## pointwise_layer_stream
module pointwise_layer_stream #(
    parameter DATA_W   = 8,
    parameter ACC_W    = 64,
    parameter CIN      = 16,
    parameter COUT     = 16,
    parameter PAR_CIN       = 8,
    parameter PAR_COUT       = 4
)(
    input  wire clk,
    input  wire reset,
    input  wire [CIN*DATA_W-1:0]  s_axis_tdata,
    input  wire                   s_axis_tvalid,
    output wire                   s_axis_tready,
    output wire [COUT*DATA_W-1:0] m_axis_tdata,
    output wire                   m_axis_tvalid,
    input  wire                   m_axis_tready,
    input  wire                         pw_wr_en,
    input  wire [$clog2(COUT*CIN)-1:0]  pw_wr_addr,
    input  wire signed [DATA_W-1:0]     pw_wr_data,
    output wire o_intr
);
Size in the first run: roughly 21000 cells after synthesis, about 280 I/O pins, roughly 240000 µm² of cells after synthesis.
clock: 5.26 ns
lec_check: 0
cap_margin: 20
core_margin: 2
core_utilization: 45
setup_slack_margin: -0.2
slew_margin: 20
run.sh (not shown) runs the stock make flow with config.mk's settings and CLKGATE_MAP_FILE=.
Change:
--- a/flow/config.mk
+++ b/flow/config.mk
@@ -7,0 +8 @@
+export ABC_AREA = 1
@@ -8,0 +10,3 @@
+export CELL_PAD_IN_SITES_DETAIL_PLACEMENT = 1
+export CELL_PAD_IN_SITES_GLOBAL_PLACEMENT = 3
+export CORE_ASPECT_RATIO = 0.8
@@ -10,2 +14,7 @@
-export CORE_UTILIZATION = 45
-export SETUP_SLACK_MARGIN = -0.2
+export CORE_UTILIZATION = 65
+export CTS_CLUSTER_DIAMETER = 96
+export CTS_CLUSTER_SIZE = 82
+export GPL_ROUTABILITY_DRIVEN = 0
+export GPL_TIMING_DRIVEN = 0
+export HOLD_SLACK_MARGIN = -0.01
+export SETUP_SLACK_MARGIN = 2.1
@@ -12,0 +22 @@
+export TNS_END_PERCENT = 75
==> flow/constraint.sdc (replaced) <==
create_clock -name core_clock -period 9.41 [get_ports {clk}]
set_input_delay 1.8820 -clock core_clock [delete_from_list [all_inputs] [get_ports {clk}]]
set_output_delay 1.8820 -clock core_clock [all_outputs]
set_load 0.01 [all_outputs]
Effect: The changed run never finished: it broke off in global placement without I/O (3_1_place_gp_skip_io). Area after synthesis climbs by 7.0%. Synthesized cell count rises by 40%. Die size shrinks by 26%.
Change:
==> flow/config.mk (replaced) <==
export PLATFORM = sky130hd
export DESIGN_NAME = pointwise_layer_stream
export DESIGN_NICKNAME = pointwise_layer_stream
export VERILOG_FILES = /design/flow/design.v
export SDC_FILE = /design/flow/constraint.sdc
export NUM_CORES = 4
export LEC_CHECK = 0
export CAP_MARGIN = 15
export CORE_MARGIN = 2
export CORE_UTILIZATION = 72
export CTS_CLUSTER_SIZE = 63
export PLACE_DENSITY = 0.67
export SETUP_SLACK_MARGIN = 1.11
export SLEW_MARGIN = 10
==> flow/constraint.sdc (replaced) <==
create_clock -name core_clock -period 4.43 [get_ports {clk}]
set_input_delay 0.8860 -clock core_clock [delete_from_list [all_inputs] [get_ports {clk}]]
set_output_delay 0.8860 -clock core_clock [all_outputs]
set_load 0.01 [all_outputs]
Result: This time the run produced a layout that fails on setup timing; area after synthesis falls by a few percent; synthesized cell count falls by a quarter to a third; die area decreases by about a fifth.
Change:
--- a/flow/config.mk
+++ b/flow/config.mk
@@ -8 +8,3 @@
-export CAP_MARGIN = 15
+export ABC_AREA = 0
+export CAP_MARGIN = 5
+export CORE_ASPECT_RATIO = 0.8
@@ -11,4 +13,8 @@
-export CTS_CLUSTER_SIZE = 63
-export PLACE_DENSITY = 0.67
-export SETUP_SLACK_MARGIN = 1.11
-export SLEW_MARGIN = 10
+export CTS_CLUSTER_DIAMETER = 312
+export CTS_CLUSTER_SIZE = 22
+export GPL_ROUTABILITY_DRIVEN = 0
+export GPL_TIMING_DRIVEN = 1
+export PLACE_DENSITY = 0.65
+export SETUP_SLACK_MARGIN = 1.2
+export SLEW_MARGIN = 20
+export TNS_END_PERCENT = 5
==> flow/constraint.sdc (replaced) <==
create_clock -name core_clock -period 4.87 [get_ports {clk}]
set_input_delay 0.9740 -clock core_clock [delete_from_list [all_inputs] [get_ports {clk}]]
set_output_delay 0.9740 -clock core_clock [all_outputs]
set_load 0.01 [all_outputs]
What happened: The changed run finished with timing, DRC and antenna clean. Utilization is lower by 4.9 points. Die size stays flat. Cell area is lower by a few percent. Total power goes down by about a fifth. Worst hold slack gains 0.042 ns.
No activity file was given, so power comes from the tool's default toggle rates.
